==> flow/design.v <==
package params_pkg;
  parameter int COEFF_WIDTH    = 16;  
  parameter int DATA_WIDTH     = 12;  
  parameter int OUTPUT_WIDTH   = 16;  
  parameter int PIPELINE_DEPTH = 5;   
  parameter int NUM_TAPS       = 16;  
  parameter int INPUT_FRAC     = 11;  
  parameter int COEFF_FRAC     = 14;  
  parameter int OUTPUT_FRAC    = 14;  
  parameter int ACC_WIDTH      = 32;  
  localparam int PROD_WIDTH = DATA_WIDTH + COEFF_WIDTH;  
  localparam int SHIFT_RIGHT = (INPUT_FRAC + COEFF_FRAC) - OUTPUT_FRAC;  
  typedef logic signed [DATA_WIDTH-1:0]    in_t;
  typedef logic signed [COEFF_WIDTH-1:0]  coeff_t;
  typedef logic signed [PROD_WIDTH-1:0]   prod_t;
  typedef logic signed [ACC_WIDTH-1:0]    acc_t;
  typedef logic signed [OUTPUT_WIDTH-1:0] out_t;
  localparam logic [NUM_TAPS*COEFF_WIDTH-1:0] COEFF_ROM = {
    -16'sd28,
    -16'sd1014,
    -16'sd1589,
    -16'sd1638,
    -16'sd1153,
    -16'sd261,
    16'sd790,
    16'sd1710,
    16'sd2177,
    16'sd2110,
    16'sd1594,
    16'sd845,
    16'sd184,
    -16'sd179,
    -16'sd226,
    -16'sd116
  };
endpackage
import params_pkg::*;
module algorithm_core (
  input  logic                 clk,
  input  logic                 rst_n,
  input  logic                 s_valid,
  output logic                 s_ready,
  input  params_pkg::in_t      s_data,
  output logic                 m_valid,
  input  logic                 m_ready,
  output params_pkg::out_t     m_data
);
  assign s_ready = 1'b1;
  logic signed [DATA_WIDTH-1:0] samples [0:NUM_TAPS-1];
  logic valid_pipe [0:PIPELINE_DEPTH];
  logic signed [PROD_WIDTH-1:0] prods_comb [0:NUM_TAPS-1];
  params_pkg::acc_t prod_ext_comb [0:NUM_TAPS-1];
  params_pkg::acc_t stage_prod_reg   [0:NUM_TAPS-1];  
  params_pkg::acc_t stage_sum8_reg   [0:8-1];        
  params_pkg::acc_t stage_sum4_reg   [0:4-1];        
  params_pkg::acc_t stage_sum2_reg   [0:2-1];        
  params_pkg::acc_t stage_final_reg;                 
  genvar i;
  generate
    for (i = 0; i < NUM_TAPS; i++) begin : PROD_COMB
      always_comb begin
        prods_comb[i] = $signed(samples[i]) * $signed(COEFF_ROM[i*COEFF_WIDTH +: COEFF_WIDTH]);
        prod_ext_comb[i] = $signed({{(ACC_WIDTH-PROD_WIDTH){prods_comb[i][PROD_WIDTH-1]}}, prods_comb[i]});
      end
    end
  endgenerate
  integer idx;
  always_ff @(posedge clk or negedge rst_n) begin
    if (!rst_n) begin
      for (idx = 0; idx < NUM_TAPS; idx = idx + 1) begin
        samples[idx] <= '0;
      end
      for (idx = 0; idx <= PIPELINE_DEPTH; idx = idx + 1) begin
        valid_pipe[idx] <= 1'b0;
      end
      for (idx = 0; idx < NUM_TAPS; idx = idx + 1) begin
        stage_prod_reg[idx] <= '0;
      end
      for (idx = 0; idx < 8; idx = idx + 1) begin
        stage_sum8_reg[idx] <= '0;
      end
      for (idx = 0; idx < 4; idx = idx + 1) begin
        stage_sum4_reg[idx] <= '0;
      end
      for (idx = 0; idx < 2; idx = idx + 1) begin
        stage_sum2_reg[idx] <= '0;
      end
      stage_final_reg <= '0;
    end else begin
      if (s_valid && s_ready) begin
        for (idx = NUM_TAPS-1; idx >= 1; idx = idx - 1) begin
          samples[idx] <= samples[idx-1];
        end
        samples[0] <= s_data;
      end
      valid_pipe[0] <= s_valid & s_ready;
      for (idx = 0; idx < PIPELINE_DEPTH; idx = idx + 1) begin
        valid_pipe[idx+1] <= valid_pipe[idx];
      end
      for (idx = 0; idx < NUM_TAPS; idx = idx + 1) begin
        stage_prod_reg[idx] <= prod_ext_comb[idx];
      end
      for (idx = 0; idx < 8; idx = idx + 1) begin
        stage_sum8_reg[idx] <= stage_prod_reg[2*idx] + stage_prod_reg[2*idx + 1];
      end
      for (idx = 0; idx < 4; idx = idx + 1) begin
        stage_sum4_reg[idx] <= stage_sum8_reg[2*idx] + stage_sum8_reg[2*idx + 1];
      end
      for (idx = 0; idx < 2; idx = idx + 1) begin
        stage_sum2_reg[idx] <= stage_sum4_reg[2*idx] + stage_sum4_reg[2*idx + 1];
      end
      stage_final_reg <= stage_sum2_reg[0] + stage_sum2_reg[1];
    end
  end
  logic signed [ACC_WIDTH-1:0] shifted_acc;
  always_comb begin
    if (SHIFT_RIGHT >= 0)
      shifted_acc = $signed(stage_final_reg) >>> SHIFT_RIGHT;
    else
      shifted_acc = $signed(stage_final_reg) <<< (-SHIFT_RIGHT);
  end
  assign m_data  = params_pkg::out_t'(shifted_acc[OUTPUT_WIDTH-1:0]);
  assign m_valid = valid_pipe[PIPELINE_DEPTH];
endmodule
import params_pkg::*;
module algorithm_top (
  input  logic                 clk,
  input  logic                 rst_n,
  input  logic                 s_valid,
  output logic                 s_ready,
  input  params_pkg::in_t      s_data,
  output logic                 m_valid,
  input  logic                 m_ready,
  output params_pkg::out_t     m_data
);
  algorithm_core u_core (
    .clk      (clk),
    .rst_n    (rst_n),
    .s_valid  (s_valid),
    .s_ready  (s_ready),
    .s_data   (s_data),
    .m_valid  (m_valid),
    .m_ready  (m_ready),
    .m_data   (m_data)
  );
endmodule
==> flow/run.sh <==
#!/bin/bash
# the make line also repeats each setting of config.mk as NAME=value (left out here)
make -C /OpenROAD-flow-scripts/flow DESIGN_CONFIG=/design/flow/config.mk WORK_HOME=/design/flow/orfs CLKGATE_MAP_FILE= finish
==> flow/config.mk <==
export PLATFORM = sky130hd
export DESIGN_NAME = algorithm_top
export DESIGN_NICKNAME = algorithm_top
export VERILOG_FILES = /design/flow/design.v
export SDC_FILE = /design/flow/constraint.sdc
export NUM_CORES = 4
export LEC_CHECK = 0
export CAP_MARGIN = 20
export CORE_ASPECT_RATIO = 0.71
export CORE_MARGIN = 2
export CORE_UTILIZATION = 72
export CTS_CLUSTER_DIAMETER = 317
export GPL_ROUTABILITY_DRIVEN = 1
export PLACE_DENSITY = 0.61
export SETUP_SLACK_MARGIN = -0.03
export SLEW_MARGIN = 15
==> flow/constraint.sdc <==
create_clock -name core_clock -period 4.36 [get_ports {clk}]
set_input_delay 0.8720 -clock core_clock [delete_from_list [all_inputs] [get_ports {clk}]]
set_output_delay 0.8720 -clock core_clock [all_outputs]
set_load 0.01 [all_outputs]
==> results of run 1 <==
## metal layers
layer | global-route usage, % | part of all wire (%) | up-vias
met1 | 55.5 | 44 | 28989
li1 | - | - | 26557
met4 | 7.25 | 2.6 | 12
met5 | 0 | 0.039 | -
met3 | 10.2 | 10 | 473
met2 | 54.1 | 44 | 2361
## per-stage QoR
step           worst slack [ns]  setup TNS (ns)
6_report                 -0.805          -12.62
5_1_grt                  -0.943          -21.56
4_1_cts                  -0.705           -8.48
3_5_place_dp             -0.755          -15.24
3_3_place_gp             -0.689          -10.46
2_1_floorplan            -0.663           -2.74
## timing repair
action / 4_1_cts / 5_1_grt
setup buffers: 73 / 69
resized: 286 / 343
pin swaps: 188 / 223
setup endpoints to repair: 73 / 91
## layout make-up
cell class	instances	area share [%]
diodes	5	0.0137
clock buffers	112	2.68
clock inverters	56	0.946
inverters	1372	5.64
multi-input cells	5159	57.0
flip-flops and latches	909	25.0
well taps	1442	1.97
repair buffers	773	6.81
==> impl_metrics.prom, run 1 <==
# HELP chip_impl_metric Metrics from one implementation run
# TYPE chip_impl_metric gauge
chip_impl_metric{name="fmaxAchievable",unit="GHz"} 0.194
chip_impl_info{name="post_synth_main_area_contributors",value="sky130_fd_sc_hd__dfrtp_1 30%, sky130_fd_sc_hd__ha_1 22%, sky130_fd_sc_hd__fa_1 15%, sky130_fd_sc_hd__inv_1 6.7%, sky130_fd_sc_hd__xnor2_1 4.9%"} 1
chip_impl_metric{name="io_buffer_count",unit=""} 31
chip_impl_info{name="check-failures",value="negative setup slack"} 1
chip_impl_metric{name="critical_path_peak_fanout",unit=""} 5
chip_impl_info{name="worst_r2r_endpoint",value="u_core.stage_prod_reg[10][21]"} 1
chip_impl_metric{name="final_wirelength",unit="um"} 212000
chip_impl_metric{name="netlist.area_leader.share",unit="%"} 29.5
chip_impl_metric{name="max_slew_margin",unit="%"} 11.1
chip_impl_metric{name="post_synthesis_share_of_cell_area_spent_on_and_or_nand_and_nor_gates",unit="%"} 6.98
chip_impl_metric{name="floorplan.initialDensity",unit="%"} 72.3
chip_impl_metric{name="fin_crit_sh",unit="%"} 118
chip_impl_metric{name="synthAoiAreaFrac",unit="%"} 11.6
chip_impl_info{name="cp_capture_type",value="flop"} 1
chip_impl_metric{name="ys_seq_share",unit="%"} 29.5
chip_impl_metric{name="finish.utilization",unit="%"} 85.9
chip_impl_metric{name="ys_area",unit="mm^2"} 0.0771
chip_impl_metric{name="tally_of_nets_with_antenna_violations_remaining_after_routing",unit=""} 0
chip_impl_metric{name="die_width",unit="um"} 392
chip_impl_metric{name="final_setup_violations",unit=""} 63
chip_impl_metric{name="drc_viols",unit=""} 0
chip_impl_metric{name="cp.required",unit="ns"} 5.01
chip_impl_metric{name="worst_pin_slew",unit="ns"} 1.32
chip_impl_metric{name="area_overhead_vs_synth",unit="%"} 18.7
chip_impl_info{name="synth.logic.top_family",value="adder cells"} 1
chip_impl_metric{name="synth_async_sr_flop_share",unit="%"} 100
chip_impl_metric{name="initial_antenna_violation_count",unit=""} 12
chip_impl_metric{name="final-comb-area",unit="mm^2"} 0.0521
chip_impl_metric{name="clock_skew",unit="ns"} 0.0578
chip_impl_metric{name="final_cells",unit=""} 9828
chip_impl_info{name="critical_path.slowest_cell",value="sky130_fd_sc_hd__fa_1"} 1
chip_impl_info{name="run_status",value="finished with violations"} 1
chip_impl_metric{name="worstRegToRegCells",unit=""} 18
chip_impl_info{name="holdCritPathClass",value="in -> async"} 1
chip_impl_metric{name="slew_viol_final",unit=""} 0
chip_impl_metric{name="edf_count",unit=""} 0
chip_impl_metric{name="cp_slowest_stage_delay",unit="ns"} 0.58
chip_impl_metric{name="postCtsHoldBufs",unit=""} 0
chip_impl_metric{name="vias_per_cell",unit=""} 5.94
chip_impl_metric{name="wire_length_of_the_first_global_routing_pass",unit="um"} 317000
chip_impl_metric{name="grt_pass1_vias",unit=""} 58444
chip_impl_metric{name="floorplan.nets",unit=""} 9467
chip_impl_info{name="critical_path.most_common_cell",value="sky130_fd_sc_hd__fa_1"} 1
chip_impl_metric{name="groute.usage.overall",unit="%"} 37.0
chip_impl_info{name="clock_tree.root_cell",value="sky130_fd_sc_hd__clkbuf_16"} 1
chip_impl_metric{name="warnings",unit=""} 132
chip_impl_metric{name="dr_total_vias",unit=""} 58392
chip_impl_metric{name="avgRoutedWirePerCell",unit="um"} 21.5
chip_impl_metric{name="cp.buffers_inverters",unit=""} 4
chip_impl_info{name="cts_tree",value="built"} 1
chip_impl_info{name="reg2reg_from",value="u_core.samples[10][6]"} 1
chip_impl_metric{name="timing.critical_path.arrival",unit="ns"} 5.81
chip_impl_info{name="worstSetupStartpointType",value="flop"} 1
chip_impl_metric{name="core_region_area",unit="mm^2"} 0.107
chip_impl_metric{name="worst-path-stages",unit=""} 18
chip_impl_metric{name="finalWeightedCongestion",unit=""} 0.938
chip_impl_info{name="grt_setup_unrepaired",value="yes"} 1
chip_impl_metric{name="die_height",unit="um"} 280
chip_impl_info{name="crit_path_cell_trace",value="inv_4 -> fa_1 -> inv_1 -> fa_1 -> fa_1 -> fa_1 -> inv_2 -> fa_1 -> inv_2 -> ha_4 -> a21o_1 -> a21o_1 -> a21o_1 -> and3_4 -> a221o_1 -> o41a_1 -> nor4b_2 -> a211o_1"} 1
chip_impl_metric{name="timing.max_cap.violations",unit=""} 0
chip_impl_metric{name="number_of_instances_in_the_placed_design",unit=""} 9529
chip_impl_metric{name="core.rowCount",unit=""} 101
chip_impl_metric{name="final_design_area_no_fill",unit="mm^2"} 0.0915
chip_impl_metric{name="i_o_pin_count",unit=""} 34
chip_impl_metric{name="largest_net_degree_at_the_start_of_global_routing",unit=""} 113
chip_impl_metric{name="place.detailed.hpwl",unit="um"} 155000
chip_impl_metric{name="tritoncts.num_buffers",unit=""} 91
chip_impl_info{name="synthTopCellsByCount",value="1374 x sky130_fd_sc_hd__ha_1, 1372 x sky130_fd_sc_hd__inv_1, 909 x sky130_fd_sc_hd__dfrtp_1"} 1
chip_impl_metric{name="synthesis.area",unit="mm^2"} 0.0771
chip_impl_metric{name="final.min_clock_period",unit="ns"} 5.16
chip_impl_metric{name="n_fill_cell",unit=""} 5426
chip_impl_metric{name="max-clock-path-buffers",unit=""} 3
chip_impl_metric{name="htree_levels",unit=""} 3
chip_impl_metric{name="synthCells",unit=""} 7508
chip_impl_metric{name="worst-r2r-setup-slack",unit="ns"} -0.80
chip_impl_metric{name="synth-seq-cells",unit=""} 909
chip_impl_metric{name="drt_pass_1_iters",unit=""} 6
chip_impl_metric{name="mux_share",unit="%"} 1.15
chip_impl_metric{name="report.final.hold_viol_count",unit=""} 0
chip_impl_metric{name="cts_num_sinks",unit=""} 909
chip_impl_metric{name="dr.first_iter.drc_count",unit=""} 4873
chip_impl_metric{name="timing.final.ws_setup",unit="ns"} -0.805
chip_impl_metric{name="cts.clk_slew.worst_paths",unit="ns"} 0.06
chip_impl_metric{name="layout.area.seq",unit="mm^2"} 0.0228
chip_impl_info{name="ys.flop_type",value="sky130_fd_sc_hd__dfrtp_1"} 1
chip_impl_metric{name="yosys-stat-cells",unit=""} 7508
chip_impl_metric{name="ys_warn_count",unit=""} 9
chip_impl_metric{name="synth.distinct_cells",unit=""} 90
chip_impl_info{name="cp_launch_point",value="u_core.samples[10][6]"} 1
chip_impl_metric{name="finalNetCount",unit=""} 10265
chip_impl_metric{name="synth_adder_area_share",unit="%"} 37.1
chip_impl_info{name="setup.worst_path.class",value="reg -> reg"} 1
chip_impl_info{name="worst_path_dominant_cell_family",value="adder cells"} 1
chip_impl_metric{name="chipArea",unit="mm^2"} 0.110
chip_impl_metric{name="dpl-instance-area",unit="mm^2"} 0.0842
chip_impl_metric{name="worst_hold_slack",unit="ns"} 0.139
chip_impl_info{name="top_cell",value="sky130_fd_sc_hd__ha_1"} 1
chip_impl_metric{name="clk_latency",unit="ns"} 0.72
chip_impl_metric{name="grt_overflow",unit=""} 0
chip_impl_info{name="critPathCapture",value="u_core.stage_prod_reg[10][21]"} 1
chip_impl_metric{name="yosys.area_share.xor_xnor",unit="%"} 6.66
chip_impl_info{name="largest_area_cell",value="sky130_fd_sc_hd__dfrtp_1"} 1
chip_impl_metric{name="postSynthAreaPerCell",unit="um^2"} 10.3
==> run 2: changes to the inputs <==
Settings changed: CAP_MARGIN 20 to 10, CORE_ASPECT_RATIO 0.71 to unset, CTS_CLUSTER_DIAMETER 317 to unset, CTS_CLUSTER_SIZE set to 83, GPL_ROUTABILITY_DRIVEN 1 to unset, PLACE_DENSITY 0.61 to 0.64, SETUP_SLACK_MARGIN -0.03 to 1.35, SLEW_MARGIN 15 to 20.
Clock period 4.36 ns to 4.88 ns, I/O delays scaled along.
==> run 2 against run 1 <==
Compared with the run above: the layout still fails its checks (negative setup slack); flip-flop count did not move; sequential share of layout area rose by 0.50 points; critical path depth did not move; largest cell class unchanged; non-clock buffer count fell by 354; first-iteration DRC count fell by 18%; critical endpoint unchanged; register-to-register slack improved by 0.62 ns.
==> impl_metrics.prom, run 2 <==
# HELP chip_impl_metric Metrics from one implementation run
# TYPE chip_impl_metric gauge
chip_impl_metric{name="timing.final.ws_setup",unit="ns"} -0.188
chip_impl_metric{name="worstRegToRegCells",unit=""} 18
chip_impl_metric{name="vias_per_cell",unit=""} 5.93
chip_impl_metric{name="tritoncts.num_buffers",unit=""} 99
chip_impl_metric{name="timing.critical_path.arrival",unit="ns"} 5.70
chip_impl_info{name="post_synth_main_area_contributors",value="sky130_fd_sc_hd__dfrtp_1 30%, sky130_fd_sc_hd__ha_1 22%, sky130_fd_sc_hd__fa_1 15%, sky130_fd_sc_hd__inv_1 6.7%, sky130_fd_sc_hd__xnor2_1 4.9%"} 1
chip_impl_metric{name="yosys.area_share.xor_xnor",unit="%"} 6.66
chip_impl_metric{name="i_o_pin_count",unit=""} 34
chip_impl_metric{name="htree_levels",unit=""} 3
chip_impl_metric{name="netlist.area_leader.share",unit="%"} 29.5
chip_impl_metric{name="dr.first_iter.drc_count",unit=""} 4016
chip_impl_metric{name="clock_skew",unit="ns"} 0.0421
chip_impl_info{name="ys.flop_type",value="sky130_fd_sc_hd__dfrtp_1"} 1
chip_impl_info{name="cts_tree",value="built"} 1
chip_impl_metric{name="cp_slowest_stage_delay",unit="ns"} 0.56
chip_impl_metric{name="floorplan.initialDensity",unit="%"} 72.3
chip_impl_metric{name="warnings",unit=""} 135
chip_impl_metric{name="cp.required",unit="ns"} 5.51
chip_impl_info{name="cp_capture_type",value="flop"} 1
chip_impl_metric{name="drt_pass_1_iters",unit=""} 6
chip_impl_metric{name="io_buffer_count",unit=""} 31
chip_impl_metric{name="grt_overflow",unit=""} 0
chip_impl_metric{name="groute.usage.overall",unit="%"} 34.4
chip_impl_metric{name="initial_antenna_violation_count",unit=""} 18
chip_impl_info{name="holdCritPathClass",value="in -> async"} 1
chip_impl_info{name="critPathCapture",value="u_core.stage_prod_reg[10][21]"} 1
chip_impl_metric{name="finalWeightedCongestion",unit=""} 0.919
chip_impl_metric{name="synth_async_sr_flop_share",unit="%"} 100
chip_impl_info{name="synth.logic.top_family",value="adder cells"} 1
chip_impl_metric{name="worst_pin_slew",unit="ns"} 0.865
chip_impl_metric{name="dr_total_vias",unit=""} 56036
chip_impl_metric{name="n_fill_cell",unit=""} 5675
chip_impl_metric{name="core.rowCount",unit=""} 120
chip_impl_metric{name="postCtsHoldBufs",unit=""} 0
chip_impl_info{name="setup.worst_path.class",value="reg -> reg"} 1
chip_impl_metric{name="worst-path-stages",unit=""} 18
chip_impl_info{name="critical_path.slowest_cell",value="sky130_fd_sc_hd__fa_1"} 1
chip_impl_metric{name="floorplan.nets",unit=""} 9467
chip_impl_info{name="critical_path.most_common_cell",value="sky130_fd_sc_hd__fa_1"} 1
chip_impl_metric{name="ys_seq_share",unit="%"} 29.5
chip_impl_metric{name="place.detailed.hpwl",unit="um"} 140000
chip_impl_metric{name="area_overhead_vs_synth",unit="%"} 16.6
chip_impl_metric{name="cts_num_sinks",unit=""} 909
chip_impl_metric{name="final.min_clock_period",unit="ns"} 5.07
chip_impl_metric{name="tally_of_nets_with_antenna_violations_remaining_after_routing",unit=""} 0
chip_impl_metric{name="synthAoiAreaFrac",unit="%"} 11.6
chip_impl_metric{name="synth.distinct_cells",unit=""} 90
chip_impl_metric{name="slew_viol_final",unit=""} 0
chip_impl_metric{name="grt_pass1_vias",unit=""} 56590
chip_impl_metric{name="final_design_area_no_fill",unit="mm^2"} 0.0899
chip_impl_metric{name="mux_share",unit="%"} 1.15
chip_impl_info{name="crit_path_cell_trace",value="inv_2 -> fa_1 -> inv_2 -> fa_1 -> fa_1 -> fa_1 -> inv_1 -> fa_1 -> inv_2 -> ha_4 -> a21o_1 -> a21o_1 -> a21o_1 -> and3_1 -> a221o_1 -> o41a_1 -> nor4b_2 -> a211o_1"} 1
chip_impl_metric{name="max-clock-path-buffers",unit=""} 3
chip_impl_info{name="clock_tree.root_cell",value="sky130_fd_sc_hd__clkbuf_16"} 1
chip_impl_metric{name="drc_viols",unit=""} 0
chip_impl_metric{name="critical_path_peak_fanout",unit=""} 5
chip_impl_metric{name="avgRoutedWirePerCell",unit="um"} 20.5
chip_impl_info{name="worst_path_dominant_cell_family",value="adder cells"} 1
chip_impl_metric{name="fmaxAchievable",unit="GHz"} 0.197
chip_impl_metric{name="report.final.hold_viol_count",unit=""} 0
chip_impl_metric{name="worst-r2r-setup-slack",unit="ns"} -0.19
chip_impl_metric{name="cp.buffers_inverters",unit=""} 4
chip_impl_metric{name="dpl-instance-area",unit="mm^2"} 0.0814
chip_impl_metric{name="postSynthAreaPerCell",unit="um^2"} 10.3
chip_impl_metric{name="core_region_area",unit="mm^2"} 0.107
chip_impl_metric{name="final_setup_violations",unit=""} 5
chip_impl_metric{name="fin_crit_sh",unit="%"} 104
chip_impl_metric{name="number_of_instances_in_the_placed_design",unit=""} 9005
chip_impl_metric{name="clk_latency",unit="ns"} 0.72
chip_impl_metric{name="wire_length_of_the_first_global_routing_pass",unit="um"} 297000
chip_impl_info{name="check-failures",value="negative setup slack"} 1
chip_impl_info{name="top_cell",value="sky130_fd_sc_hd__ha_1"} 1
chip_impl_metric{name="max_slew_margin",unit="%"} 42.2
chip_impl_metric{name="ys_warn_count",unit=""} 9
chip_impl_metric{name="largest_net_degree_at_the_start_of_global_routing",unit=""} 109
chip_impl_metric{name="chipArea",unit="mm^2"} 0.110
chip_impl_info{name="largest_area_cell",value="sky130_fd_sc_hd__dfrtp_1"} 1
chip_impl_info{name="worst_r2r_endpoint",value="u_core.stage_prod_reg[10][21]"} 1
chip_impl_metric{name="die_width",unit="um"} 331
chip_impl_metric{name="ys_area",unit="mm^2"} 0.0771
chip_impl_info{name="synthTopCellsByCount",value="1374 x sky130_fd_sc_hd__ha_1, 1372 x sky130_fd_sc_hd__inv_1, 909 x sky130_fd_sc_hd__dfrtp_1"} 1
chip_impl_info{name="reg2reg_from",value="u_core.samples[10][6]"} 1
chip_impl_metric{name="die_height",unit="um"} 331
chip_impl_metric{name="cts.clk_slew.worst_paths",unit="ns"} 0.06
chip_impl_info{name="cp_launch_point",value="u_core.samples[10][6]"} 1
chip_impl_metric{name="worst_hold_slack",unit="ns"} 0.259
chip_impl_metric{name="yosys-stat-cells",unit=""} 7508
chip_impl_metric{name="synth-seq-cells",unit=""} 909
chip_impl_metric{name="post_synthesis_share_of_cell_area_spent_on_and_or_nand_and_nor_gates",unit="%"} 6.98
chip_impl_metric{name="final_wirelength",unit="um"} 194000
chip_impl_metric{name="synthCells",unit=""} 7508
chip_impl_metric{name="edf_count",unit=""} 0
chip_impl_info{name="run_status",value="finished with violations"} 1
chip_impl_metric{name="timing.max_cap.violations",unit=""} 0
chip_impl_metric{name="synth_adder_area_share",unit="%"} 37.1
chip_impl_info{name="grt_setup_unrepaired",value="yes"} 1
chip_impl_info{name="worstSetupStartpointType",value="flop"} 1
chip_impl_metric{name="finalNetCount",unit=""} 9919
chip_impl_metric{name="final_cells",unit=""} 9454
chip_impl_metric{name="synthesis.area",unit="mm^2"} 0.0771
run 2: through the flow:
step / utilization (%) / setup TNS, ns / setup WS [ns]
after floorplan: - / -0.168 / -0.143
after global placement: 76.4 / -0.278 / -0.142
after detailed placement: 76.4 / -0.523 / -0.262
after CTS: 82.4 / -0.449 / -0.202
after global routing: 84.3 / -1.53 / -0.324
final: 84.3 / -0.546 / -0.188
run 2: metal layers:
layer | track usage (%) | vias to the layer above | wire (um)
met3 | 6.26 | 415 | 12200
li1 | - | 25891 | -
met4 | 9.54 | 14 | 5990
met5 | 1.04 | - | 90
met2 | 54.7 | 1679 | 90900
met1 | 48.7 | 28037 | 85000
run 2: cell type report:
cell class / instances / area [um^2] / share of cell area, %
Antenna cell: 6 / 15.0 / 0.0167
Clock buffer: 140 / 2800 / 3.12
Clock inverter: 46 / 830 / 0.923
Inverter: 1372 / 5170 / 5.76
Multi-Input combinational cell: 5159 / 52800 / 58.7
Sequential cell: 909 / 22900 / 25.5
Tap cell: 1403 / 1760 / 1.95
Timing Repair Buffer: 419 / 3640 / 4.05
run 2: timing repair:
action | in CTS | in global routing
endpoints found under the hold margin | 0 | 0
setup buffers | 161 | 96
setup endpoints to repair | 172 | 187
resized | 317 | 263
pin swaps | 194 | 211
==> run 3: changes to the inputs <==
Settings changed: CAP_MARGIN 10 to 20, CORE_ASPECT_RATIO set to 0.72, CTS_CLUSTER_DIAMETER set to 317, CTS_CLUSTER_SIZE 83 to unset, GPL_ROUTABILITY_DRIVEN set to 1, MAX_ROUTING_LAYER set to met4, PLACE_DENSITY 0.64 to unset, PLACE_DENSITY_LB_ADDON set to 0.04, SETUP_SLACK_MARGIN 1.35 to 1.28, SLEW_MARGIN 20 to 15.
Clock period 4.88 ns to 4.98 ns, I/O delays scaled along.
==> run 3 against run 2 <==
Compared with the run above: still fails the layout checks on negative setup slack; flip-flop count stayed put; critical endpoint unchanged; count of clock-buffer cells in the layout is 26 lower; critical path type unchanged; register-to-register slack better by 0.12 ns; via count increased by 2.7%; final area grew 0.30%.
==> impl_metrics.prom, run 3 <==
# HELP chip_impl_metric Metrics from one implementation run
# TYPE chip_impl_metric gauge
chip_impl_info{name="run_status",value="finished with violations"} 1
chip_impl_info{name="check-failures",value="negative setup slack"} 1
chip_impl_metric{name="dr_total_vias",unit=""} 57542
chip_impl_metric{name="groute.usage.overall",unit="%"} 37.6
chip_impl_metric{name="synth_async_sr_flop_share",unit="%"} 100
chip_impl_info{name="worst_r2r_endpoint",value="u_core.stage_prod_reg[10][21]"} 1
chip_impl_metric{name="final_wirelength",unit="um"} 211000
chip_impl_metric{name="die_height",unit="um"} 282
chip_impl_metric{name="mux_share",unit="%"} 1.15
chip_impl_metric{name="dp_slack",unit="ns"} -0.127
chip_impl_info{name="cts_tree",value="built"} 1
chip_impl_metric{name="clk_latency",unit="ns"} 0.71
chip_impl_metric{name="max_slew_margin",unit="%"} 18.4
chip_impl_info{name="cp_capture_type",value="flop"} 1
chip_impl_metric{name="yosys-stat-cells",unit=""} 7508
chip_impl_metric{name="clock_skew",unit="ns"} 0.0313
chip_impl_metric{name="timing.max_cap.violations",unit=""} 0
chip_impl_metric{name="n_fill_cell",unit=""} 5341
chip_impl_metric{name="slew_viol_final",unit=""} 0
chip_impl_metric{name="synthesis.area",unit="mm^2"} 0.0771
chip_impl_metric{name="htree_levels",unit=""} 3
chip_impl_metric{name="tally_of_nets_with_antenna_violations_remaining_after_routing",unit=""} 0
chip_impl_info{name="grt_setup_unrepaired",value="yes"} 1
chip_impl_metric{name="dr.first_iter.drc_count",unit=""} 5220
chip_impl_metric{name="cts.clk_slew.worst_paths",unit="ns"} 0.07
chip_impl_metric{name="worstRegToRegCells",unit=""} 18
chip_impl_metric{name="final_cells",unit=""} 9463
chip_impl_metric{name="core.rowCount",unit=""} 101
chip_impl_metric{name="initial_antenna_violation_count",unit=""} 12
chip_impl_info{name="synthTopCellsByCount",value="1374 x sky130_fd_sc_hd__ha_1, 1372 x sky130_fd_sc_hd__inv_1, 909 x sky130_fd_sc_hd__dfrtp_1"} 1
chip_impl_metric{name="avgRoutedWirePerCell",unit="um"} 22.3
chip_impl_metric{name="synth_adder_area_share",unit="%"} 37.1
chip_impl_metric{name="wire_length_of_the_first_global_routing_pass",unit="um"} 311000
chip_impl_metric{name="io_buffer_count",unit=""} 31
chip_impl_metric{name="cts_num_sinks",unit=""} 909
chip_impl_metric{name="final.min_clock_period",unit="ns"} 5.05
chip_impl_metric{name="timing.final.ws_setup",unit="ns"} -0.0692
chip_impl_metric{name="postCtsHoldBufs",unit=""} 0
chip_impl_metric{name="ys_area",unit="mm^2"} 0.0771
chip_impl_metric{name="worst_pin_slew",unit="ns"} 1.22
chip_impl_metric{name="netlist.area_leader.share",unit="%"} 29.5
chip_impl_metric{name="finalNetCount",unit=""} 9952
chip_impl_metric{name="synthAoiAreaFrac",unit="%"} 11.6
chip_impl_metric{name="floorplan.nets",unit=""} 9467
chip_impl_metric{name="i_o_pin_count",unit=""} 34
chip_impl_info{name="ys.flop_type",value="sky130_fd_sc_hd__dfrtp_1"} 1
chip_impl_metric{name="fin_crit_sh",unit="%"} 101
chip_impl_metric{name="floorplan.initialDensity",unit="%"} 72.9
chip_impl_metric{name="cp.required",unit="ns"} 5.62
chip_impl_metric{name="final_setup_violations",unit=""} 3
chip_impl_metric{name="worst-path-stages",unit=""} 18
chip_impl_metric{name="grt_pass1_vias",unit=""} 56702
chip_impl_metric{name="ys_warn_count",unit=""} 9
chip_impl_info{name="top_cell",value="sky130_fd_sc_hd__ha_1"} 1
chip_impl_info{name="critical_path.slowest_cell",value="sky130_fd_sc_hd__fa_1"} 1
chip_impl_metric{name="critical_path_peak_fanout",unit=""} 5
chip_impl_metric{name="edf_count",unit=""} 0
chip_impl_info{name="synth.logic.top_family",value="adder cells"} 1
chip_impl_metric{name="synth.distinct_cells",unit=""} 90
chip_impl_metric{name="drt_pass_1_iters",unit=""} 6
chip_impl_metric{name="timing.critical_path.arrival",unit="ns"} 5.69
chip_impl_metric{name="tritoncts.num_buffers",unit=""} 92
chip_impl_info{name="reg2reg_from",value="u_core.samples[10][6]"} 1
chip_impl_metric{name="vias_per_cell",unit=""} 6.08
chip_impl_metric{name="finalWeightedCongestion",unit=""} 0.980
chip_impl_metric{name="ys_seq_share",unit="%"} 29.5
chip_impl_info{name="largest_area_cell",value="sky130_fd_sc_hd__dfrtp_1"} 1
chip_impl_metric{name="cp_slowest_stage_delay",unit="ns"} 0.56
chip_impl_info{name="worst_path_dominant_cell_family",value="adder cells"} 1
chip_impl_info{name="cp_launch_point",value="u_core.samples[10][6]"} 1
chip_impl_info{name="crit_path_cell_trace",value="inv_2 -> fa_1 -> inv_2 -> fa_1 -> fa_1 -> fa_1 -> inv_2 -> fa_1 -> inv_2 -> ha_4 -> a21o_1 -> a21o_1 -> a21o_1 -> and3_1 -> a221o_1 -> o41a_1 -> nor4b_2 -> a211o_1"} 1
chip_impl_metric{name="number_of_instances_in_the_placed_design",unit=""} 8972
chip_impl_metric{name="fmaxAchievable",unit="GHz"} 0.198
chip_impl_metric{name="max-clock-path-buffers",unit=""} 3
chip_impl_info{name="clock_tree.root_cell",value="sky130_fd_sc_hd__clkbuf_16"} 1
chip_impl_info{name="worstSetupStartpointType",value="flop"} 1
chip_impl_metric{name="synth-seq-cells",unit=""} 909
chip_impl_metric{name="report.final.hold_viol_count",unit=""} 0
chip_impl_metric{name="post_synthesis_share_of_cell_area_spent_on_and_or_nand_and_nor_gates",unit="%"} 6.98
chip_impl_metric{name="area_overhead_vs_synth",unit="%"} 16.9
chip_impl_metric{name="warnings",unit=""} 136
chip_impl_metric{name="grt_overflow",unit=""} 0
chip_impl_metric{name="yosys.area_share.xor_xnor",unit="%"} 6.66
chip_impl_metric{name="setup-tns-final",unit="ns"} -0.177
chip_impl_metric{name="worst-r2r-setup-slack",unit="ns"} -0.07
chip_impl_metric{name="die_width",unit="um"} 390
chip_impl_metric{name="place.detailed.hpwl",unit="um"} 148000
chip_impl_info{name="post_synth_main_area_contributors",value="sky130_fd_sc_hd__dfrtp_1 30%, sky130_fd_sc_hd__ha_1 22%, sky130_fd_sc_hd__fa_1 15%, sky130_fd_sc_hd__inv_1 6.7%, sky130_fd_sc_hd__xnor2_1 4.9%"} 1
chip_impl_metric{name="chipArea",unit="mm^2"} 0.110
chip_impl_info{name="holdCritPathClass",value="in -> async"} 1
chip_impl_metric{name="largest_net_degree_at_the_start_of_global_routing",unit=""} 128
chip_impl_metric{name="core_region_area",unit="mm^2"} 0.106
chip_impl_metric{name="cp.buffers_inverters",unit=""} 4
chip_impl_info{name="setup.worst_path.class",value="reg -> reg"} 1
chip_impl_info{name="critical_path.most_common_cell",value="sky130_fd_sc_hd__fa_1"} 1
chip_impl_metric{name="drc_viols",unit=""} 0
chip_impl_metric{name="synthCells",unit=""} 7508
chip_impl_metric{name="postSynthAreaPerCell",unit="um^2"} 10.3
chip_impl_info{name="critPathCapture",value="u_core.stage_prod_reg[10][21]"} 1
==> run 3: cell type report <==
type                    instances  area [um^2]  share of cell area [%]
flip-flops and latches        909        22900                    25.4
clock buffers                 114         2520                    2.79
clock inverters                57          790                   0.876
repair buffers                459         3990                    4.42
diodes                          3         7.51                 0.00833
well taps                    1390         1740                    1.93
inverters                    1372         5180                    5.75
multi-input cells            5159        53000                    58.8
==> run 3: what timing repair did <==
| item | 4_1_cts | 5_1_grt |
|---|---|---|
| pin swaps | 208 | 248 |
| gates resized | 346 | 308 |
| setup buffers | 192 | 125 |
| setup endpoints to repair | 156 | 175 |
==> run 3: per-stage QoR <==
step / cell area, um^2 / util, % / hold WS [ns]
after global placement: 81200 / 76.7 / 0.334
after floorplan: 78400 / - / 0.331
after detailed placement: 81200 / 76.7 / 0.336
final: 90100 / 85.2 / 0.318
after CTS: 87700 / 82.9 / 0.330
after global routing: 90100 / 85.2 / 0.350
==> run 3: per-layer routing <==
layer / global-route usage [%] / vias to the layer above / wire length, um
li1: - / 25939 / -
met1: 55.3 / 28705 / 91600
met2: 54.1 / 2428 / 92500
met3: 8.51 / 470 / 20900
met4: 7.07 / 0 / 5750
met5: - / - / 0
==> run 4: changes to the inputs <==
Settings changed: CAP_MARGIN 20 to 5, CORE_ASPECT_RATIO 0.72 to unset, CTS_CLUSTER_DIAMETER 317 to 341, GPL_ROUTABILITY_DRIVEN 1 to unset, MAX_ROUTING_LAYER met4 to unset, PLACE_DENSITY set to 0.64, PLACE_DENSITY_LB_ADDON 0.04 to unset, SETUP_SLACK_MARGIN 1.28 to 1.45, SLEW_MARGIN 15 to 20.
Clock period 4.98 ns to 4.88 ns, I/O delays scaled along.
==> run 4 against run 3 <==
Compared with the run above: the layout still fails its checks (negative setup slack); critical path type unchanged; utilization down 0.89 points; synthesized cell count unchanged; final cell count hardly changed; clock skew up 0.0093 ns.
==> impl_metrics.prom, run 4 <==
# HELP chip_impl_metric Metrics from one implementation run
# TYPE chip_impl_metric gauge
chip_impl_info{name="run_status",value="finished with violations"} 1
chip_impl_info{name="check-failures",value="negative setup slack"} 1
chip_impl_metric{name="cp_slowest_stage_delay",unit="ns"} 0.56
chip_impl_metric{name="critical_path_peak_fanout",unit=""} 5
chip_impl_metric{name="dr.first_iter.drc_count",unit=""} 4390
chip_impl_metric{name="chipArea",unit="mm^2"} 0.110
chip_impl_metric{name="mux_share",unit="%"} 1.15
chip_impl_metric{name="initial_antenna_violation_count",unit=""} 18
chip_impl_metric{name="worst-r2r-setup-slack",unit="ns"} -0.21
chip_impl_metric{name="final_cells",unit=""} 9471
chip_impl_info{name="setup.worst_path.class",value="reg -> reg"} 1
chip_impl_metric{name="floorplan.nets",unit=""} 9467
chip_impl_metric{name="dr_total_vias",unit=""} 56638
chip_impl_metric{name="worst_hold_path.num_cells",unit=""} 0
chip_impl_info{name="crit_path_cell_trace",value="inv_4 -> fa_1 -> inv_2 -> fa_1 -> fa_1 -> fa_1 -> inv_1 -> fa_1 -> inv_2 -> ha_4 -> a21o_1 -> a21o_1 -> a21o_1 -> and3_1 -> a221o_1 -> o41a_1 -> buf_4 -> xor2_1"} 1
chip_impl_metric{name="fmaxAchievable",unit="GHz"} 0.196
chip_impl_info{name="worstHoldEndpoint",value="u_core.stage_sum8_reg[6][0]"} 1
chip_impl_metric{name="final_wirelength",unit="um"} 201000
chip_impl_metric{name="cts_num_sinks",unit=""} 909
chip_impl_metric{name="final_design_area_no_fill",unit="mm^2"} 0.0899
chip_impl_metric{name="clock_skew",unit="ns"} 0.0406
chip_impl_metric{name="grt_overflow",unit=""} 0
chip_impl_metric{name="tally_of_nets_with_antenna_violations_remaining_after_routing",unit=""} 0
chip_impl_metric{name="slew_viol_final",unit=""} 0
chip_impl_metric{name="vias_per_cell",unit=""} 5.98
chip_impl_metric{name="die_height",unit="um"} 331
chip_impl_info{name="critical_path.slowest_cell",value="sky130_fd_sc_hd__fa_1"} 1
chip_impl_metric{name="postSynthAreaPerCell",unit="um^2"} 10.3
chip_impl_info{name="worst_path_dominant_cell_family",value="adder cells"} 1
chip_impl_metric{name="ys_area",unit="mm^2"} 0.0771
chip_impl_info{name="cp_capture_type",value="flop"} 1
chip_impl_metric{name="drc_viols",unit=""} 0
chip_impl_metric{name="synthesis.area",unit="mm^2"} 0.0771
chip_impl_metric{name="avgRoutedWirePerCell",unit="um"} 21.2
chip_impl_metric{name="yosys-stat-cells",unit=""} 7508
chip_impl_metric{name="grt_pass1_vias",unit=""} 57024
chip_impl_metric{name="drt_pass_1_iters",unit=""} 6
chip_impl_info{name="worstSetupStartpointType",value="flop"} 1
chip_impl_metric{name="place.detailed.hpwl",unit="um"} 140000
chip_impl_metric{name="postCtsHoldBufs",unit=""} 0
chip_impl_info{name="worst_r2r_endpoint",value="u_core.stage_prod_reg[10][19]"} 1
chip_impl_metric{name="tritoncts.num_buffers",unit=""} 102
chip_impl_metric{name="synthAoiAreaFrac",unit="%"} 11.6
chip_impl_metric{name="worstRegToRegCells",unit=""} 18
chip_impl_info{name="clock_tree.root_cell",value="sky130_fd_sc_hd__clkbuf_16"} 1
chip_impl_metric{name="timing.critical_path.arrival",unit="ns"} 5.65
chip_impl_metric{name="groute.usage.overall",unit="%"} 34.9
chip_impl_metric{name="final.min_clock_period",unit="ns"} 5.09
chip_impl_metric{name="largest_net_degree_at_the_start_of_global_routing",unit=""} 109
chip_impl_metric{name="netlist.area_leader.share",unit="%"} 29.5
chip_impl_metric{name="edf_count",unit=""} 0
chip_impl_metric{name="cts.clk_slew.worst_paths",unit="ns"} 0.06
chip_impl_metric{name="wire_length_of_the_first_global_routing_pass",unit="um"} 301000
chip_impl_metric{name="max-clock-path-buffers",unit=""} 3
chip_impl_metric{name="yosys.area_share.xor_xnor",unit="%"} 6.66
chip_impl_info{name="post_synth_main_area_contributors",value="sky130_fd_sc_hd__dfrtp_1 30%, sky130_fd_sc_hd__ha_1 22%, sky130_fd_sc_hd__fa_1 15%, sky130_fd_sc_hd__inv_1 6.7%, sky130_fd_sc_hd__xnor2_1 4.9%"} 1
chip_impl_metric{name="cp.required",unit="ns"} 5.44
chip_impl_info{name="hold_path_startpoint",value="u_core.stage_prod_reg[13][0]"} 1
chip_impl_metric{name="synth_async_sr_flop_share",unit="%"} 100
chip_impl_metric{name="finalNetCount",unit=""} 9935
chip_impl_metric{name="warnings",unit=""} 132
chip_impl_info{name="largest_area_cell",value="sky130_fd_sc_hd__dfrtp_1"} 1
chip_impl_metric{name="n_fill_cell",unit=""} 5688
chip_impl_info{name="reg2reg_from",value="u_core.samples[10][6]"} 1
chip_impl_metric{name="synthCells",unit=""} 7508
chip_impl_info{name="holdCritPathClass",value="reg -> reg"} 1
chip_impl_metric{name="layout.area.seq",unit="mm^2"} 0.0229
chip_impl_metric{name="finish.utilization",unit="%"} 84.3
chip_impl_metric{name="synth_adder_area_share",unit="%"} 37.1
chip_impl_metric{name="finalWeightedCongestion",unit=""} 0.915
chip_impl_metric{name="i_o_pin_count",unit=""} 34
chip_impl_info{name="synthTopCellsByCount",value="1374 x sky130_fd_sc_hd__ha_1, 1372 x sky130_fd_sc_hd__inv_1, 909 x sky130_fd_sc_hd__dfrtp_1"} 1
chip_impl_info{name="synth.logic.top_family",value="adder cells"} 1
chip_impl_metric{name="number_of_instances_in_the_placed_design",unit=""} 9015
chip_impl_metric{name="htree_levels",unit=""} 3
chip_impl_info{name="grt_setup_unrepaired",value="yes"} 1
chip_impl_info{name="top_cell",value="sky130_fd_sc_hd__ha_1"} 1
chip_impl_info{name="ys.flop_type",value="sky130_fd_sc_hd__dfrtp_1"} 1
chip_impl_metric{name="report.final.hold_viol_count",unit=""} 0
chip_impl_metric{name="io_buffer_count",unit=""} 31
chip_impl_metric{name="setup-tns-final",unit="ns"} -0.444
chip_impl_info{name="cp_launch_point",value="u_core.samples[10][6]"} 1
chip_impl_metric{name="ys_seq_share",unit="%"} 29.5
chip_impl_info{name="critical_path.most_common_cell",value="sky130_fd_sc_hd__fa_1"} 1
chip_impl_metric{name="area_overhead_vs_synth",unit="%"} 16.6
chip_impl_metric{name="worst_hold_slack",unit="ns"} 0.329
chip_impl_metric{name="final-comb-area",unit="mm^2"} 0.0527
chip_impl_metric{name="dpl-instance-area",unit="mm^2"} 0.0815
chip_impl_metric{name="final_setup_violations",unit=""} 3
chip_impl_metric{name="floorplan.initialDensity",unit="%"} 72.3
chip_impl_metric{name="core_region_area",unit="mm^2"} 0.107
chip_impl_info{name="critPathCapture",value="u_core.stage_prod_reg[10][19]"} 1
chip_impl_metric{name="die_width",unit="um"} 331
chip_impl_metric{name="timing.max_cap.violations",unit=""} 0
chip_impl_metric{name="post_synthesis_share_of_cell_area_spent_on_and_or_nand_and_nor_gates",unit="%"} 6.98
chip_impl_metric{name="cp.buffers_inverters",unit=""} 5
chip_impl_metric{name="fin_crit_sh",unit="%"} 104
chip_impl_metric{name="ys_warn_count",unit=""} 9
chip_impl_metric{name="synth-seq-cells",unit=""} 909
chip_impl_metric{name="clk_latency",unit="ns"} 0.72
chip_impl_metric{name="timing.final.ws_setup",unit="ns"} -0.210
chip_impl_metric{name="max_slew_margin",unit="%"} 36.1
chip_impl_metric{name="core.rowCount",unit=""} 120
chip_impl_info{name="cts_tree",value="built"} 1
chip_impl_metric{name="synth.distinct_cells",unit=""} 90
chip_impl_metric{name="worst_pin_slew",unit="ns"} 0.959
chip_impl_metric{name="worst-path-stages",unit=""} 18
run 4: per-stage QoR:
stage	setup WS [ns]
after floorplan	-0.143
after global placement	-0.165
after detailed placement	-0.210
after CTS	-0.138
after global routing	-0.359
final	-0.210
run 4: area by class of cell:
| class | count | share of cell area, % |
|---|---|---|
| Clock buffer | 138 | 3.24 |
| Timing Repair Buffer | 432 | 4.18 |
| Multi-Input combinational cell | 5159 | 58.7 |
| Sequential cell | 909 | 25.5 |
| Clock inverter | 52 | 0.752 |
| Antenna cell | 6 | 0.0167 |
| Inverter | 1372 | 5.76 |
| Tap cell | 1403 | 1.95 |
run 4: repair_timing:
action                                  4_1_cts  5_1_grt
cloned                                        0        0
pin swaps                                   183      266
setup buffers                               159      101
gates resized                               300      287
endpoints found under the setup margin      183      204
run 4: per-layer routing:
layer	global-route usage, %	vias up	share of wire [%]
met4	11.1	20	4.2
met3	6.18	638	6.6
met1	48.2	28121	42
met2	56.2	1951	47
li1	-	25908	-
met5	1.35	-	0.071
==> run 5: changes to the inputs <==
Settings changed: ABC_AREA set to 1, CAP_MARGIN 5 to 35, CELL_PAD_IN_SITES_DETAIL_PLACEMENT set to 2, CORE_ASPECT_RATIO set to 0.92, CORE_MARGIN 2 to 3, CORE_UTILIZATION 72 to 24, CTS_CLUSTER_DIAMETER 341 to 346, HOLD_SLACK_MARGIN set to -0.09, MIN_ROUTING_LAYER set to met2, PLACE_DENSITY 0.64 to unset, SETUP_SLACK_MARGIN 1.45 to unset.
Clock period 4.88 ns to 4.03 ns, I/O delays scaled along.
==> run 5 against run 4 <==
Compared with the run above: the flow now stops in global routing; synthesized cell count up 50%; synthesized area is 14% higher; die area grew to 3.4 times the previous value.
==> impl_metrics.prom, run 5 <==
# HELP chip_impl_metric Physical implementation figures
# TYPE chip_impl_metric gauge
chip_impl_info{name="run_status",value="stopped before the end"} 1
chip_impl_info{name="flow.stopped_at",value="global routing"} 1
chip_impl_info{name="error_line",value="[ERROR GRT-0116] Global routing finished with congestion. Check the congestion regions in the DRC Viewer."} 1
chip_impl_metric{name="synth_adder_area_share",unit="%"} 32.4
chip_impl_metric{name="grt_overflow",unit=""} 197
chip_impl_metric{name="place.detailed.hpwl",unit="um"} 325000
chip_impl_metric{name="max-clock-path-buffers",unit=""} 3
chip_impl_metric{name="i_o_pin_count",unit=""} 34
chip_impl_metric{name="floorplan.nets",unit=""} 13204
chip_impl_info{name="ys.flop_type",value="sky130_fd_sc_hd__dfrtp_1"} 1
chip_impl_metric{name="postCtsHoldBufs",unit=""} 0
chip_impl_metric{name="io_buffer_count",unit=""} 31
chip_impl_metric{name="chipArea",unit="mm^2"} 0.375
chip_impl_metric{name="floorplan.initialDensity",unit="%"} 24.2
chip_impl_metric{name="number_of_instances_in_the_placed_design",unit=""} 16514
chip_impl_metric{name="netlist.area_leader.share",unit="%"} 25.8
chip_impl_metric{name="ys_seq_share",unit="%"} 25.8
chip_impl_metric{name="htree_levels",unit=""} 3
chip_impl_metric{name="synthAoiAreaFrac",unit="%"} 6.06
chip_impl_info{name="post_synth_main_area_contributors",value="sky130_fd_sc_hd__dfrtp_1 26%, sky130_fd_sc_hd__ha_1 19%, sky130_fd_sc_hd__fa_1 13%, sky130_fd_sc_hd__nand2_1 13%, sky130_fd_sc_hd__inv_1 9.9%"} 1
chip_impl_metric{name="groute.usage.overall",unit="%"} 48.9
chip_impl_metric{name="tritoncts.num_buffers",unit=""} 118
chip_impl_metric{name="yosys.area_share.xor_xnor",unit="%"} 4.17
chip_impl_info{name="synth.logic.top_family",value="adder cells"} 1
chip_impl_metric{name="cts_num_sinks",unit=""} 909
chip_impl_metric{name="core_region_area",unit="mm^2"} 0.364
chip_impl_metric{name="post_synthesis_share_of_cell_area_spent_on_and_or_nand_and_nor_gates",unit="%"} 21.4
chip_impl_info{name="top_cell",value="sky130_fd_sc_hd__nand2_1"} 1
chip_impl_metric{name="die_height",unit="um"} 588
chip_impl_metric{name="core.rowCount",unit=""} 212
chip_impl_metric{name="yosys-stat-cells",unit=""} 11245
chip_impl_metric{name="ys_area",unit="mm^2"} 0.0882
chip_impl_metric{name="mux_share",unit="%"} 0.0255
chip_impl_info{name="largest_area_cell",value="sky130_fd_sc_hd__dfrtp_1"} 1
chip_impl_info{name="clock_tree.root_cell",value="sky130_fd_sc_hd__clkbuf_16"} 1
chip_impl_metric{name="postSynthAreaPerCell",unit="um^2"} 7.85
chip_impl_metric{name="finalWeightedCongestion",unit=""} 0.949
chip_impl_metric{name="dpl-instance-area",unit="mm^2"} 0.0984
chip_impl_metric{name="synth-seq-cells",unit=""} 909
chip_impl_metric{name="synth_async_sr_flop_share",unit="%"} 100
chip_impl_metric{name="synthesis.area",unit="mm^2"} 0.0882
chip_impl_metric{name="edf_count",unit=""} 0
chip_impl_metric{name="ys_warn_count",unit=""} 9
chip_impl_metric{name="die_width",unit="um"} 638
chip_impl_info{name="synthTopCellsByCount",value="2961 x sky130_fd_sc_hd__nand2_1, 2328 x sky130_fd_sc_hd__inv_1, 1374 x sky130_fd_sc_hd__ha_1"} 1
chip_impl_metric{name="synth.distinct_cells",unit=""} 48
chip_impl_metric{name="synthCells",unit=""} 11245
## run 5: per-layer routing
metal | global-route usage (%) | GRT overflow
met2 | 52.5 | 34
met5 | 29.4 | 16
met4 | 39.4 | 47
met3 | 52.4 | 100
met1 | - | -
## run 5: what timing repair did
item / CTS
cloned: 0
pin swaps: 452
buffers inserted: 152
gates resized: 1270
setup endpoints to repair: 154
## run 5: stage by stage
stage | worst slack, ns | hold WS, ns
after global placement | -0.280 | 0.335
after CTS | -0.709 | -0.0213
after detailed placement | -0.769 | 0.336
after floorplan | -0.178 | 0.331
==> run 6: changes to the inputs <==
Settings changed: CAP_MARGIN 35 to 10, CORE_ASPECT_RATIO 0.92 to 1.38, CORE_MARGIN 3 to 2, CORE_UTILIZATION 24 to 33, CTS_CLUSTER_DIAMETER 346 to 397, GPL_ROUTABILITY_DRIVEN set to 0, HOLD_SLACK_MARGIN -0.09 to unset, MAX_ROUTING_LAYER set to met5, PLACE_DENSITY_LB_ADDON set to 0.01, SETUP_SLACK_MARGIN set to -0.03, SLEW_MARGIN 20 to 15, TNS_END_PERCENT set to 40.
Clock period 4.03 ns to 7.65 ns, I/O delays scaled along.
==> run 6 against run 5 <==
Compared with the run above: now clean on timing, DRC and antenna; synthesized cell count stayed put; synthesized area stayed put; die area is 28% lower.
==> impl_metrics.prom, run 6 <==
# HELP chip_impl_metric Metrics from one implementation run
# TYPE chip_impl_metric gauge
chip_impl_info{name="critPathCapture",value="u_core.stage_prod_reg[10][21]"} 1
chip_impl_metric{name="mux_share",unit="%"} 0.0255
chip_impl_metric{name="die_height",unit="um"} 611
chip_impl_metric{name="fin_crit_sh",unit="%"} 69.3
chip_impl_metric{name="worst_hold_path.num_cells",unit=""} 0
chip_impl_metric{name="worst_hold_slack",unit="ns"} 0.346
chip_impl_metric{name="finalNetCount",unit=""} 13309
chip_impl_info{name="synth.logic.top_family",value="adder cells"} 1
chip_impl_metric{name="postSynthAreaPerCell",unit="um^2"} 7.85
chip_impl_metric{name="chipArea",unit="mm^2"} 0.272
chip_impl_metric{name="synth.distinct_cells",unit=""} 48
chip_impl_metric{name="die_width",unit="um"} 444
chip_impl_info{name="worst_path_dominant_cell_family",value="adder cells"} 1
chip_impl_metric{name="area_overhead_vs_synth",unit="%"} 9.64
chip_impl_metric{name="timing.max_cap.violations",unit=""} 0
chip_impl_metric{name="cts.clk_slew.worst_paths",unit="ns"} 0.06
chip_impl_info{name="largest_area_cell",value="sky130_fd_sc_hd__dfrtp_1"} 1
chip_impl_metric{name="final_setup_violations",unit=""} 0
chip_impl_metric{name="cts_num_sinks",unit=""} 909
chip_impl_metric{name="max-clock-path-buffers",unit=""} 3
chip_impl_metric{name="setup-tns-final",unit="ns"} 0
chip_impl_metric{name="cp.buffers_inverters",unit=""} 5
chip_impl_metric{name="worst-r2r-setup-slack",unit="ns"} 2.35
chip_impl_metric{name="drc_viols",unit=""} 0
chip_impl_info{name="cp_launch_point",value="u_core.samples[10][11]"} 1
chip_impl_metric{name="synthAoiAreaFrac",unit="%"} 6.06
chip_impl_metric{name="warnings",unit=""} 158
chip_impl_metric{name="worstRegToRegCells",unit=""} 18
chip_impl_info{name="post_synth_main_area_contributors",value="sky130_fd_sc_hd__dfrtp_1 26%, sky130_fd_sc_hd__ha_1 19%, sky130_fd_sc_hd__fa_1 13%, sky130_fd_sc_hd__nand2_1 13%, sky130_fd_sc_hd__inv_1 9.9%"} 1
chip_impl_metric{name="grt_overflow",unit=""} 0
chip_impl_metric{name="synthesis.area",unit="mm^2"} 0.0882
chip_impl_metric{name="cp_slowest_stage_delay",unit="ns"} 1.03
chip_impl_metric{name="avgRoutedWirePerCell",unit="um"} 20.8
chip_impl_metric{name="floorplan.initialDensity",unit="%"} 33.1
chip_impl_metric{name="i_o_pin_count",unit=""} 34
chip_impl_metric{name="core_region_area",unit="mm^2"} 0.267
chip_impl_metric{name="synthCells",unit=""} 11245
chip_impl_info{name="run_status",value="complete, no violations"} 1
chip_impl_metric{name="ys_warn_count",unit=""} 9
chip_impl_info{name="crit_path_cell_trace",value="inv_1 -> fa_1 -> inv_1 -> fa_1 -> fa_1 -> fa_1 -> inv_1 -> fa_1 -> inv_1 -> ha_1 -> nand2_1 -> inv_1 -> a21oi_1 -> nor2_1 -> nor2_1 -> nand2_1 -> nand2_1 -> nand2_1"} 1
chip_impl_info{name="ys.flop_type",value="sky130_fd_sc_hd__dfrtp_1"} 1
chip_impl_metric{name="post_synthesis_share_of_cell_area_spent_on_and_or_nand_and_nor_gates",unit="%"} 21.4
chip_impl_metric{name="cp.required",unit="ns"} 8.31
chip_impl_metric{name="slew_viol_final",unit=""} 0
chip_impl_metric{name="io_buffer_count",unit=""} 31
chip_impl_metric{name="vias_per_cell",unit=""} 6.82
chip_impl_info{name="reg2reg_from",value="u_core.samples[10][11]"} 1
chip_impl_metric{name="clk_latency",unit="ns"} 0.80
chip_impl_metric{name="groute.usage.overall",unit="%"} 34.5
chip_impl_info{name="cts_tree",value="built"} 1
chip_impl_info{name="setup.worst_path.class",value="reg -> reg"} 1
chip_impl_metric{name="place.detailed.hpwl",unit="um"} 257000
chip_impl_metric{name="critical_path_peak_fanout",unit=""} 24
chip_impl_metric{name="ys_area",unit="mm^2"} 0.0882
chip_impl_metric{name="clock_skew",unit="ns"} 0.0406
chip_impl_metric{name="htree_levels",unit=""} 3
chip_impl_metric{name="cts_setup_buffers",unit=""} 0
chip_impl_info{name="critical_path.slowest_cell",value="sky130_fd_sc_hd__dfrtp_1"} 1
chip_impl_metric{name="synth-seq-cells",unit=""} 909
chip_impl_metric{name="final.min_clock_period",unit="ns"} 5.30
chip_impl_info{name="worstSetupStartpointType",value="flop"} 1
-- run 6: stage by stage --
step | util, % | worst slack [ns] | area (um^2) | std cells
2_1_floorplan | - | 3.06 | 88200 | 11245
3_3_place_gp | 34.8 | 2.53 | 92900 | 14728
3_5_place_dp | 34.8 | 2.40 | 92900 | 14728
4_1_cts | 36.2 | 2.40 | 96600 | 14925
5_1_grt | 36.2 | 2.06 | 96600 | 14925
6_report | 36.3 | 2.35 | 96700 | 14963
-- run 6: area by class of cell --
class / count / area [um^2]
well taps: 3487 / 4360
fillers: 30814 / 170000
clock inverters: 60 / 769
multi-input cells: 7949 / 56500
repair buffers: 48 / 548
clock buffers: 137 / 2960
flip-flops and latches: 909 / 22700
inverters: 2335 / 8760
diodes: 38 / 95.1
-- run 6: layer usage --
metal,wire length [um],vias up,GRT usage (%)
met5,125,-,1.28
met4,19500,10,4.90
met3,109000,1717,40.1
met2,183000,27936,47.1
met1,0,37381,-
li1,-,34950,-
